run 1:
## Cordic
module Cordic(
	input clk, 
	input [12:0] x_0,
	input [12:0] y_0,
	input [12:0] z_0,
	output [12:0] x_N,
	output [12:0] y_N,
	output [12:0] z_N
);
	wire [12:0] x0, y0, z0;
	wire [12:0] x1, y1, z1;
	wire [12:0] x2, y2, z2;
	wire [12:0] x3, y3, z3;
	wire [12:0] x4, y4, z4;
	wire [12:0] x5, y5, z5;
	wire [12:0] x6, y6, z6;
	wire [12:0] x7, y7, z7;
	wire [12:0] x8, y8, z8;
	wire [12:0] x9, y9, z9;
	CordicMachine C1 (.clk(clk), .x_0(x_0), .y_0(y_0), .z_0(z_0), .stage(0), .x_N(x0), .y_N(y0), .z_N(z0));
	CordicMachine C2 (.clk(clk), .x_0(x0), .y_0(y0), .z_0(z0), .stage(1), .x_N(x1), .y_N(y1), .z_N(z1));
	CordicMachine C3 (.clk(clk), .x_0(x1), .y_0(y1), .z_0(z1), .stage(2), .x_N(x2), .y_N(y2), .z_N(z2));
	CordicMachine C4 (.clk(clk), .x_0(x2), .y_0(y2), .z_0(z2), .stage(3), .x_N(x3), .y_N(y3), .z_N(z3));
	CordicMachine C5 (.clk(clk), .x_0(x3), .y_0(y3), .z_0(z3), .stage(4), .x_N(x4), .y_N(y4), .z_N(z4));
	CordicMachine C6 (.clk(clk), .x_0(x4), .y_0(y4), .z_0(z4), .stage(5), .x_N(x5), .y_N(y5), .z_N(z5));
  ...
Size: roughly 2900 cells after synthesis, roughly 390 flip-flops, roughly 79 I/O pins, roughly 26000 sq um of cells after synthesis.
export LEC_CHECK = 0
export CAP_MARGIN = 25
export CELL_PAD_IN_SITES_GLOBAL_PLACEMENT = 1
export CORE_ASPECT_RATIO = 0.63
export CORE_MARGIN = 5
export CORE_UTILIZATION = 38
export CTS_CLUSTER_DIAMETER = 107
export GPL_ROUTABILITY_DRIVEN = 1
export GPL_TIMING_DRIVEN = 0
export MIN_ROUTING_LAYER = met2
export SLEW_MARGIN = 20
create_clock -name core_clock -period 3.2 [get_ports {clk}]
run.sh (not shown) runs the stock make flow with config.mk's settings and CLKGATE_MAP_FILE=.
The final layout from run 1, which completed every stage, passed the timing, design-rule and antenna checks at the end of the flow.
Input-level comparison between run 2 and run 1:
Settings: GPL_TIMING_DRIVEN removed (was 0); CAP_MARGIN changed from 25 to 20; CORE_UTILIZATION changed from 38 to 68; SETUP_SLACK_MARGIN newly set to 0.47; CTS_CLUSTER_DIAMETER removed (was 107); MIN_ROUTING_LAYER removed (was met2); CORE_ASPECT_RATIO removed (was 0.63); GPL_ROUTABILITY_DRIVEN removed (was 1); CORE_MARGIN changed from 5 to 2; CELL_PAD_IN_SITES_GLOBAL_PLACEMENT removed (was 1).
Going from run 1 to run 2, routed via count divided by cell count shrank by more than 10%.
[run 2] initial cell density of the core rose 30 points relative to run 1
Comparing run 2 against run 1, there is no change at all in post-synthesis cell type count.
Startpoint of the most critical setup path: C8.z_N[12]$_DFF_P_ -> run 2, x_0[0] -> run 1
Going from run 1 to run 2, the wire length of the first global-routing pass was found to have gone down by 4.9%.
Relative to run 1, the clock buffer count of run 2 is lower by 1.6%.
Looking at global-route track usage on met1 across run 2 and run 1, the one that comes out higher is run 2.
In the metrics for run 2 and run 1, the one carrying the higher sequential share of cell area is run 1.
For run 3, these inputs were changed with respect to run 2:
Settings: CTS_CLUSTER_DIAMETER: unset -> 26; MAX_ROUTING_LAYER: unset -> met4; CORE_UTILIZATION: 68 -> 71.
Results
Status: run 3 FAILED at global routing (5_1_grt) (tool error)
Run 3 ended with less x dimension of the die than run 2.
Run 3 vs run 2 — post-cts repair resize count rose about 9%.
I/O pin count came out exactly the same in run 3 and run 2.
Summary of run 3 over run 2: share of flip-flops with an asynchronous set or reset after synthesis stayed essentially flat; die footprint now sits lower; standard-cell row count now smaller.

========
## build 66
The RTL this note starts from:
==> flow/design.v <==
`timescale 1ns / 1ps
module CordicMachine(
	input clk,
	input [12:0] x_0,
	input [12:0] y_0,
	input [12:0] z_0,
	input [31:0] stage,
	output reg [12:0] x_N,
	output reg [12:0] y_N,
	output reg [12:0] z_N
);
	reg [12:0] arctan [12:0];
	initial begin
	arctan[0] = 13'b0101101000000;
	arctan[1] = 13'b0011010100100;
	arctan[2] = 13'b0001110000010;
	arctan[3] = 13'b0000111001000;
	arctan[4] = 13'b0000011100100;
	arctan[5] = 13'b0000001110010;
	arctan[6] = 13'b0000000111001;
	arctan[7] = 13'b0000000011100;
	arctan[8] = 13'b0000000001110;
	arctan[9] = 13'b0000000000111;
	arctan[10] = 13'b0000000000011;
	arctan[11] = 13'b0000000000001;
	arctan[12] = 13'b0000000000000;
	end
	wire signed [12:0] x_s = x_0;
	wire signed [12:0] y_s = y_0;
	wire [12:0] x_sh = x_s >>> stage;
	wire [12:0] y_sh = y_s >>> stage;
	always @(posedge clk) begin
		if (stage != 10) begin
			x_N <= z_0[12] ? x_0 + y_sh : x_0 - y_sh;
			y_N <= z_0[12] ? y_0 - x_sh : y_0 + x_sh;
			z_N <= z_0[12] ? z_0 + arctan[stage] : z_0 - arctan[stage];
		end
	end
endmodule
`timescale 1ns / 1ps
module Cordic(
	input clk, 
	input [12:0] x_0,
	input [12:0] y_0,
	input [12:0] z_0,
	output [12:0] x_N,
	output [12:0] y_N,
	output [12:0] z_N
);
	wire [12:0] x0, y0, z0;
	wire [12:0] x1, y1, z1;
	wire [12:0] x2, y2, z2;
	wire [12:0] x3, y3, z3;
	wire [12:0] x4, y4, z4;
	wire [12:0] x5, y5, z5;
	wire [12:0] x6, y6, z6;
	wire [12:0] x7, y7, z7;
	wire [12:0] x8, y8, z8;
	wire [12:0] x9, y9, z9;
	CordicMachine C1 (.clk(clk), .x_0(x_0), .y_0(y_0), .z_0(z_0), .stage(0), .x_N(x0), .y_N(y0), .z_N(z0));
	CordicMachine C2 (.clk(clk), .x_0(x0), .y_0(y0), .z_0(z0), .stage(1), .x_N(x1), .y_N(y1), .z_N(z1));
	CordicMachine C3 (.clk(clk), .x_0(x1), .y_0(y1), .z_0(z1), .stage(2), .x_N(x2), .y_N(y2), .z_N(z2));
	CordicMachine C4 (.clk(clk), .x_0(x2), .y_0(y2), .z_0(z2), .stage(3), .x_N(x3), .y_N(y3), .z_N(z3));
	CordicMachine C5 (.clk(clk), .x_0(x3), .y_0(y3), .z_0(z3), .stage(4), .x_N(x4), .y_N(y4), .z_N(z4));
	CordicMachine C6 (.clk(clk), .x_0(x4), .y_0(y4), .z_0(z4), .stage(5), .x_N(x5), .y_N(y5), .z_N(z5));
	CordicMachine C7 (.clk(clk), .x_0(x5), .y_0(y5), .z_0(z5), .stage(6), .x_N(x6), .y_N(y6), .z_N(z6));
	CordicMachine C8 (.clk(clk), .x_0(x6), .y_0(y6), .z_0(z6), .stage(7), .x_N(x7), .y_N(y7), .z_N(z7));
	CordicMachine C9 (.clk(clk), .x_0(x7), .y_0(y7), .z_0(z7), .stage(8), .x_N(x8), .y_N(y8), .z_N(z8));
	CordicMachine C10 (.clk(clk), .x_0(x8), .y_0(y8), .z_0(z8), .stage(9), .x_N(x9), .y_N(y9), .z_N(z9));
	assign x_N = x9;
	assign y_N = y9;
	assign z_N = z9;
endmodule
clock: 3.2 ns
lec_check: 0
cap_margin: 25
cell_pad_in_sites_global_placement: 1
core_margin: 5
core_utilization: 40
cts_cluster_diameter: 107
gpl_routability_driven: 0
slew_margin: 20
Inputs modified between build 66 and build 86:
- swapping 5 for 2 in CORE_MARGIN
- clearing CTS_CLUSTER_DIAMETER, which used to be 107
- swapping 25 for 20 in CAP_MARGIN
- clearing CELL_PAD_IN_SITES_GLOBAL_PLACEMENT, which used to be 1
- clearing GPL_ROUTABILITY_DRIVEN, which used to be 0
- swapping 3.2 for 3.11 in the clock period (ns, I/O delays scaled along)
[summary]
Maximum root-to-sink buffer count of build 66 is on par with build 86. The final area on build 86 is in line with that on build 66. Detailed-routed wire length on met3 (higher): build 66. On utilization, build 66 and build 86 are neck and neck. Global-route wire length before repair: build 86 better than build 66. Height of the chip: build 66 and build 86 compared, higher one is build 66. As far as tally of buffers added on design ports goes, build 66 and build 86 are indistinguishable; the numbers are identical. In build 86 the final worst hold slack turned out 0.016 ns higher than in build 66.
The following lists how build 45 was set up differently from build 86:
- an added CTS_CLUSTER_DIAMETER of 52
- a change of CORE_UTILIZATION from 40 to 72
- an added CTS_CLUSTER_SIZE of 39
- an added SETUP_SLACK_MARGIN of 0.57
- a change of the clock period (ns, I/O delays scaled along) from 3.11 to 3.27
==> comparison <==
- Of build 86 and build 45, only build 86 finishes the flow clean.
- Completing all stages was not enough for build 45: its layout failed the final checks because of capacitance limit, slew limit, setup timing.
- Number of nets in the finished design, build 86 and build 45: higher on build 45
- Layout overhead on the synthesized area (lower): build 86
- Note that the highest clock frequency the design can meet recorded for build 86 amounts to 1.4 times the value seen in build 45.
- Against build 86 as the reference, build 45 delivers a higher total of plain and repair buffers excluding clock buffers.
- Measured against each other, build 86 and build 45 differ in final core utilization, the higher figure coming from build 45.
- Compared with build 86, build 45 has less setup slack.
- Total wire length: build 86 and build 45 compared, lower one is build 86
- Measured against each other, build 86 and build 45 differ in remaining max-slew budget at the tightest pin, the lower figure coming from build 45.
- Run comparison: build 86 uppermost layer routed met4; build 45 uppermost layer routed met5
Edits applied to the flow inputs when going from build 45 to build 72:
- CTS_CLUSTER_SIZE: 39 -> unset
- SETUP_SLACK_MARGIN: 0.57 -> unset
- CORE_UTILIZATION: 72 -> 64
- CTS_CLUSTER_DIAMETER: 52 -> unset
- the clock period (ns, I/O delays scaled along): 3.27 -> 2.33
Build 72 never completed; the flow aborted with a tool error in 5_1_grt. Comparing build 72 against build 45, there is no change at all in post-synthesis cell count from yosys. Worst setup timing slack at the placement stage: build 72 vs build 45 down 0.68 ns. Changes observed in build 72 relative to build 45: post-synthesis async set-or-reset flop share ~0 delta; post-CTS setup repair buffer count +80%; core area rose by about 12%.

========
RTL: the design.v shown in full above, as it stands there.
export LEC_CHECK = 0
export CAP_MARGIN = 20
export CORE_MARGIN = 2
export CORE_UTILIZATION = 72
export PLACE_DENSITY_LB_ADDON = 0.24
export SETUP_SLACK_MARGIN = 0.68
export SLEW_MARGIN = 20
create_clock -name core_clock -period 3.45 [get_ports {clk}]
Edit:
CORE_UTILIZATION = 53   (was 72)
PLACE_DENSITY_LB_ADDON = unset   (was 0.24)
SETUP_SLACK_MARGIN = unset   (was 0.68)
clock period = 3.11 ns   (was 3.45 ns; I/O delays follow)
What happened: The changed run produced a clean layout; first-iteration DRC count decreases by well over a third; global-route usage decreases by 10 points; worst setup slack degrades by 280 ps; area after synthesis is unchanged; count of clock-buffer cells in the layout does not change; critical path depth decreases by 1; routed wire length decreases by a quarter to a third.

========
v43:
RTL: the design.v shown in full above, as it stands there.
make LEC_CHECK=0 CAP_MARGIN=20 CORE_MARGIN=2 CORE_UTILIZATION=56 CTS_CLUSTER_SIZE=39 SETUP_SLACK_MARGIN=0.68 SLEW_MARGIN=20 finish   # period 2.32 ns
Ran to the end and failed final checks on negative setup slack: v43.
Input changes introduced in v28 (baseline for comparison: v43):
diff --git a/flow/config.mk b/flow/config.mk
--- a/flow/config.mk
+++ b/flow/config.mk
@@ -10,3 +10 @@
-export CORE_UTILIZATION = 56
-export CTS_CLUSTER_SIZE = 39
-export SETUP_SLACK_MARGIN = 0.68
+export CORE_UTILIZATION = 40
==> flow/constraint.sdc <==
create_clock -name core_clock -period 3.2 [get_ports {clk}]
set_input_delay 0.6400 -clock core_clock [delete_from_list [all_inputs] [get_ports {clk}]]
set_output_delay 0.6400 -clock core_clock [all_outputs]
set_load 0.01 [all_outputs]
## What came out
v28 did not stop at any stage, and its layout met the timing, design-rule and antenna checks. Re number of instances in the synthesized netlist: no difference whatsoever between v28 and v43. The setup violation total in the final timing report in v28 sits 121 below the value recorded for v43. Compared with v43, in v28 detailed-placement wirelength estimate shows a reduction of 7100 um, final non-filler cell total shows a reduction of 547. From v43 to v28 the numbers moved as follows: global-route track usage on met2 now sits lower, global-route wire length before repair now sits lower.
Inputs modified between v28 and v57:
diff --git a/flow/config.mk b/flow/config.mk
--- a/flow/config.mk
+++ b/flow/config.mk
@@ -10 +10,3 @@
-export CORE_UTILIZATION = 40
+export CORE_UTILIZATION = 66
+export CTS_CLUSTER_SIZE = 39
+export SETUP_SLACK_MARGIN = 0.07
==> flow/constraint.sdc <==
create_clock -name core_clock -period 3.27 [get_ports {clk}]
set_input_delay 0.6540 -clock core_clock [delete_from_list [all_inputs] [get_ports {clk}]]
set_output_delay 0.6540 -clock core_clock [all_outputs]
set_load 0.01 [all_outputs]
Findings:
v57 against v28: layout overhead on the synthesized area down 2.6 points; worst hold margin flat; non-clock buffer count down 19; multi-input gate area in the final layout flat.
v57 finished every step from synthesis to the final layout, and the layout passed the timing, design-rule and antenna checks.
For v57, the capturing element of the worst setup path was C10.x_N[12], unlike v28, where it was C6.x_N[11].

========
RTL: the design.v shown in full above, as it stands there.
clock: 3.2 ns
lec_check: 0
cap_margin: 25
cell_pad_in_sites_global_placement: 1
core_margin: 5
core_utilization: 40
cts_cluster_diameter: 107
slew_margin: 20
Rerun with:
Settings changed: CAP_MARGIN 25 to 20, CELL_PAD_IN_SITES_GLOBAL_PLACEMENT 1 to unset, CORE_MARGIN 5 to 2, CORE_UTILIZATION 40 to 70, CTS_CLUSTER_DIAMETER 107 to unset, CTS_CLUSTER_SIZE set to 35.
Clock period 3.2 ns to 2.9 ns, I/O delays scaled along.
After rerunning: With this change the flow produced a layout that fails on setup timing; synthesized area is unchanged; final cell count went down by 8.2%; cell area went up by 0.95%; setup slack gets worse by 0.26 ns; fmax went up by 1.4%; register-to-register slack gets worse by 0.26 ns; utilization went up by 36 points; clock-buffer cell count went down by 11; sequential cell count does not change.
Rerun with:
Settings changed: CORE_UTILIZATION 70 to 71, CTS_CLUSTER_DIAMETER set to 26, CTS_CLUSTER_SIZE 35 to 31, SETUP_SLACK_MARGIN set to 0.47.
Clock period 2.9 ns to 3.2 ns, I/O delays scaled along.
What happened: The changed run never finished: it broke off in 5_1_grt; synthesized cell count stays the same; die area went down by 1.4%; area after synthesis stays the same.

========
Starts from the design.v that is shown in full above.
Settings: LEC_CHECK=0, CAP_MARGIN=20, CORE_MARGIN=2, CORE_UTILIZATION=72, CTS_CLUSTER_DIAMETER=351, CTS_CLUSTER_SIZE=45, PLACE_DENSITY_LB_ADDON=0.26, SETUP_SLACK_MARGIN=-0.17, SLEW_MARGIN=20; clock period 1.73 ns.
The starting point never finished: it broke off in 3_5_place_dp.
Next try:
Settings changed: ABC_AREA from default to 1, HOLD_SLACK_MARGIN from default to -0.08, SETUP_SLACK_MARGIN -0.17 to 0.05.
Outcome:
- The new run failed in 4_1_cts (DPL-0038)
- die size is higher by 11%
- synthesized cell count rose by 39%
- area after synthesis rose by 11%
Next try:
Settings changed: ABC_AREA 1 to default, CTS_CLUSTER_DIAMETER 351 to 374, CTS_CLUSTER_SIZE 45 to 100, HOLD_SLACK_MARGIN -0.08 to default, PLACE_DENSITY_LB_ADDON 0.26 to default, SETUP_SLACK_MARGIN 0.05 to default.
Clock period 1.73 ns to 1.41 ns, I/O delays scaled along.
After rerunning: This time the run did not get past 3_5_place_dp; synthesized cell count drops by about 28%; die area drops by about 10%; synthesized area drops by 10%.
Next try:
Settings changed: ABC_AREA from default to 1, CORE_ASPECT_RATIO from default to 1.23, CTS_CLUSTER_DIAMETER 374 to default, CTS_CLUSTER_SIZE 100 to 97, TNS_END_PERCENT from default to 10.
Clock period 1.41 ns to 2.39 ns, I/O delays scaled along.
With this change the flow reached the layout checks and failed them: negative setup slack.
Die area rises by roughly a tenth.
Synthesized area rises by roughly a tenth.
Synthesized cell count rises by well over a third.
